== v31 ==
// battle_ship
module battle_ship(
      input wire clk,			 
      input wire clr,
      input wire btnU,
      input wire btnD,
      input wire btnR,
      input wire btnL,
      input wire sel,
	    input sw,
      output wire [2:0] red,	 
      output wire [2:0] green,   
      output wire [1:0] blue,	     
      output wire [3:0] an,
      output wire [7:0] seg,
      output wire hsync,		 
      output wire vsync			 
	);
export LEC_CHECK = 0
export ABC_AREA = 1
export CAP_MARGIN = 20
export CORE_MARGIN = 2
export CORE_UTILIZATION = 40
export PLACE_DENSITY_LB_ADDON = 0.3
export SLEW_MARGIN = 20
create_clock -name core_clock -period 10.0 [get_ports {clk}]
run.sh (not shown) runs the stock make flow with config.mk's settings and CLKGATE_MAP_FILE=.
For v13, these inputs were changed with respect to v31:
--- a/flow/config.mk
+++ b/flow/config.mk
@@ -8 +7,0 @@
-export ABC_AREA = 1
@@ -12 +10,0 @@
-export PLACE_DENSITY_LB_ADDON = 0.3
==> flow/constraint.sdc <==
create_clock -name core_clock -period 4.75 [get_ports {clk}]
set_input_delay 0.9500 -clock core_clock [delete_from_list [all_inputs] [get_ports {clk}]]
set_output_delay 0.9500 -clock core_clock [all_outputs]
set_load 0.01 [all_outputs]
==> results <==
Diff v31 -> v13: share of power burned in combinational logic increased by 2.1 points relative to the old numbers, non-clock buffer count in the final layout increased by 90% relative to the old numbers. Number of cells produced by synthesis is lower on v13. In terms of buffer count from post-CTS setup fixing, v31 and v13 differ only marginally. Detailed route, v13 vs v31: via total higher for v13. What v31 reported for routed wire length has to be multiplied by 1.2 to get the figure for v13.
Relative to v13, the following input files were edited for v23:
--- a/flow/config.mk
+++ b/flow/config.mk
@@ -10 +10 @@
-export CORE_UTILIZATION = 40
+export CORE_UTILIZATION = 56
==> flow/constraint.sdc <==
create_clock -name core_clock -period 5.21 [get_ports {clk}]
set_input_delay 1.0420 -clock core_clock [delete_from_list [all_inputs] [get_ports {clk}]]
set_output_delay 1.0420 -clock core_clock [all_outputs]
set_load 0.01 [all_outputs]
Compared v23 vs v13, and fill cell total of the finished layout is down in v23. On global placer's final weighted congestion: between v23 and v13, it ends up lower for v13. Changes observed in v23 relative to v13: net switching power lower, largest stage delay on the critical path was more or less identical, power dropped 9.6%, final cell area excluding filler cells now sits lower. v23 against v13: final cell count decreased 157; initial core utilization +17 points. Power density normalized to cell area (v23 over v13): decrease, about 8%. Looking at utilization, v23 sits 17 points higher than v13 does. v23 finished every stage and its layout cleared the timing, DRC and antenna checks. Between v23 and v13, the non-clock buffer count is higher for v13.
The following lists how v8 was set up differently from v23:
--- a/flow/config.mk
+++ b/flow/config.mk
@@ -10 +10 @@
-export CORE_UTILIZATION = 56
+export CORE_UTILIZATION = 40
==> flow/constraint.sdc <==
create_clock -name core_clock -period 3.92 [get_ports {clk}]
set_input_delay 0.7840 -clock core_clock [delete_from_list [all_inputs] [get_ports {clk}]]
set_output_delay 0.7840 -clock core_clock [all_outputs]
set_load 0.01 [all_outputs]
--- outcome ---
- v8 | stages: all done | timing, DRC, antenna: all pass
- Comparing internal portion of total power for v8 and v23, the smaller number came from v23.
- v23 vs v8, end of the critical path: confirm_select.pships[27]$_SDFFE_PP0P_ vs myDisplay.red[1]$_SDFF_PP0_
- Against v23 as the reference, v8 delivers a lower starting density of the core.
- [v8 vs v23] largest net degree at the start of global routing: lower in v8
- Fmax: v8 above v23
Inputs modified between v8 and v40:
--- a/flow/config.mk
+++ b/flow/config.mk
@@ -10 +10,2 @@
-export CORE_UTILIZATION = 40
+export CORE_UTILIZATION = 54
+export CTS_CLUSTER_SIZE = 61
==> flow/constraint.sdc <==
create_clock -name core_clock -period 5.4 [get_ports {clk}]
set_input_delay 1.0800 -clock core_clock [delete_from_list [all_inputs] [get_ports {clk}]]
set_output_delay 1.0800 -clock core_clock [all_outputs]
set_load 0.01 [all_outputs]
==> comparison <==
For v40 and v8, there was not a single run that failed to finish clean. Reported leakage power of v40 falls short of that of v8 by more than 10%. v40 vs v8: first-pass GRT wire length down by a little under 10%. In v40, the via count came out about 3% below the value in v8. Compared with v8, v40 shows a setup slack after layout that is 950 ps higher. Diff v8 -> v40: total design power shows a reduction of 32%, well tap count shows a reduction of 125, met2 routing resource usage after global routing shows an increase of 10 points, time the final worst path needs with I/O delays and setup shows an increase of 530 ps. On count of nets after finishing, the lower figure sits with v40, not v8.

## run 1
Starting RTL as in the previous note.
clock: 3.25 ns
lec_check: 0
cap_margin: 20
core_margin: 2
core_utilization: 66
setup_slack_margin: -0.3
slew_margin: 20
Final checks on run 1, whose flow otherwise completed, came back failing, citing negative setup slack.
## Diff of input files: run 2 against run 1
# run 1
export LEC_CHECK = 0
export CAP_MARGIN = 20
export CORE_MARGIN = 2
export CORE_UTILIZATION = 66
export SETUP_SLACK_MARGIN = -0.3
export SLEW_MARGIN = 20
create_clock -name core_clock -period 3.25 [get_ports {clk}]
# run 2
export LEC_CHECK = 0
export ABC_AREA = 1
export CAP_MARGIN = 20
export CORE_MARGIN = 2
export CORE_UTILIZATION = 66
export CTS_CLUSTER_DIAMETER = 257
export SLEW_MARGIN = 20
create_clock -name core_clock -period 2.81 [get_ports {clk}]
[summary]
- From the logs: run 1 reached the end of the flow and failed the layout checks with negative setup slack.
- FAIL run 2 @ 5_1_grt: tool exited with error
- Side by side, post-cts sizing count turned out higher in run 2 than in run 1.
- The average size of a mapped cell in run 2 was lower than what run 1 gave.
- Between run 1 and run 2, the area after synthesis figures differ only marginally.
- Delta(basic-gate share of the synthesized area counting and, or, nand and nor cells, run 2 - run 1) > 0
- Relative to run 1, the total CTS buffers of run 2 is higher by about 4%.
- Looking at run 1 and run 2, the die area is a wash.
- Aoi/oai-family share of the synthesized area was higher in the run labelled run 1.
- Diff run 1..run 2 | count of clock tree sinks | unchanged
- Taking run 1 as the reference, in run 2 horizontal extent of the die has remained practically unchanged; synthesized cell count has increased; share of cell area taken by muxes after synthesis has decreased.
### run 2 -> run 3
# run 2
export LEC_CHECK = 0
export ABC_AREA = 1
export CAP_MARGIN = 20
export CORE_MARGIN = 2
export CORE_UTILIZATION = 66
export CTS_CLUSTER_DIAMETER = 257
export SLEW_MARGIN = 20
create_clock -name core_clock -period 2.81 [get_ports {clk}]
# run 3
export LEC_CHECK = 0
export CAP_MARGIN = 20
export CORE_MARGIN = 2
export CORE_UTILIZATION = 63
export SLEW_MARGIN = 20
create_clock -name core_clock -period 3.97 [get_ports {clk}]
[summary]
Run 2 did not finish; the tool stopped in 5_1_grt with error GRT-0116.
Run 3 completed; timing, DRC and antenna clean
Average instance area after synthesis (higher): run 3
Between run 2 and run 3, the difference in sequential fraction of the synthesis area is negligible.
Comparing post-CTS repair timing setup buffer count for run 2 and run 3, the smaller number came from run 3.
In the reports for run 2 and run 3, the larger fraction of synthesized area in multiplexers belongs to run 3.
Higher number of gates resized after CTS was reported by run 2, not run 3.
The post-synthesis xor/xnor area fraction of run 3 is higher than that of run 2.
The area share of fa/ha/maj cells after synthesis was comparable across run 2 and run 3.
Synthesized area: run 2 vs run 3, no meaningful difference
Die size ends up higher on run 3.
Relative to run 2, the post-synth net total of run 3 is lower by 15%.
In terms of chip area estimate from yosys synthesis, run 2 and run 3 differ only marginally.
The inputs of run 4 differ from those of run 3 as listed below.
# run 3
export LEC_CHECK = 0
export CAP_MARGIN = 20
export CORE_MARGIN = 2
export CORE_UTILIZATION = 63
export SLEW_MARGIN = 20
create_clock -name core_clock -period 3.97 [get_ports {clk}]
# run 4
export LEC_CHECK = 0
export ABC_AREA = 1
export CAP_MARGIN = 20
export CORE_MARGIN = 2
export CORE_UTILIZATION = 72
export CTS_CLUSTER_DIAMETER = 381
export CTS_CLUSTER_SIZE = 20
export PLACE_DENSITY = 0.79
export SETUP_SLACK_MARGIN = 0.35
export SLEW_MARGIN = 20
create_clock -name core_clock -period 3.97 [get_ports {clk}]
Findings:
The flow ran to completion for all of run 3 and run 4 but run 4, which stopped partway. Between run 3 and run 4, the flow reports placed wire-length estimate after detailed placement increasing by a little under 10%. The final reports for run 4 and run 3 show share of synthesized area spent on multiplexers lower in the former. Instance tally after logic synthesis in run 4 is 19% higher than in run 3.

Starting RTL as in the previous note.
// battle_ship
module battle_ship(
      input wire clk,			 
      input wire clr,
      input wire btnU,
      input wire btnD,
      input wire btnR,
      input wire btnL,
      input wire sel,
	    input sw,
      output wire [2:0] red,	 
      output wire [2:0] green,   
      output wire [1:0] blue,	     
      output wire [3:0] an,
      output wire [7:0] seg,
      output wire hsync,		 
      output wire vsync			 
	);
export LEC_CHECK = 0
export ABC_AREA = 1
export CAP_MARGIN = 20
export CORE_ASPECT_RATIO = 0.5
export CORE_MARGIN = 2
export CORE_UTILIZATION = 72
export CTS_CLUSTER_DIAMETER = 296
export CTS_CLUSTER_SIZE = 100
export SLEW_MARGIN = 20
export TNS_END_PERCENT = 10
create_clock -name core_clock -period 3.11 [get_ports {clk}]
The first run stopped in detailed placement (3_5_place_dp).
Edit:
- ABC_AREA: 1 -> unset
- CORE_ASPECT_RATIO: 0.5 -> unset
- CORE_UTILIZATION: 72 -> 59
- CTS_CLUSTER_DIAMETER: 296 -> unset
- CTS_CLUSTER_SIZE: 100 -> unset
- TNS_END_PERCENT: 10 -> unset
- clock period: 3.11 -> 5.4 ns (I/O delays scaled with it)
Outcome:
- The new run completed without violations
- synthesized cell count is lower by 16%
- die size is higher by 21%
- area after synthesis is about the same
Edit:
- CORE_UTILIZATION: 59 -> 40
- clock period: 5.4 -> 10.0 ns (I/O delays scaled with it)
Non-clock buffer count falls by 3; area after synthesis does not change; design area came out higher by a few percent; utilization fell by 20 points; global-route usage fell by 11 points; final cell count increases by a few percent; sequential cell count is unchanged.

battle_ship again, from the RTL that the note above started with.
clock: 3.47 ns
lec_check: 0
cap_margin: 30
cell_pad_in_sites_detail_placement: 2
cell_pad_in_sites_global_placement: 1
core_aspect_ratio: 1.69
core_margin: 4
core_utilization: 61
cts_cluster_size: 23
gpl_routability_driven: 1
max_routing_layer: met4
place_density_lb_addon: 0.14
setup_slack_margin: 0.22
slew_margin: 20
tns_end_percent: 5
The baseline ended with an error in global placement without I/O (3_1_place_gp_skip_io).
Next try:
==> flow/config.mk (replaced) <==
export PLATFORM = sky130hd
export DESIGN_NAME = battle_ship
export DESIGN_NICKNAME = battle_ship
export VERILOG_FILES = /design/flow/design.v
export SDC_FILE = /design/flow/constraint.sdc
export NUM_CORES = 4
export LEC_CHECK = 0
export CAP_MARGIN = 20
export CORE_MARGIN = 2
export CORE_UTILIZATION = 66
export SLEW_MARGIN = 20
==> flow/constraint.sdc (replaced) <==
create_clock -name core_clock -period 3.43 [get_ports {clk}]
set_input_delay 0.6860 -clock core_clock [delete_from_list [all_inputs] [get_ports {clk}]]
set_output_delay 0.6860 -clock core_clock [all_outputs]
set_load 0.01 [all_outputs]
Result:
- This time the run reached the layout checks and failed them: setup timing
- die size falls by roughly a tenth
- synthesized area is unchanged
- synthesized cell count is unchanged
Power and IR drop assume default switching activity.
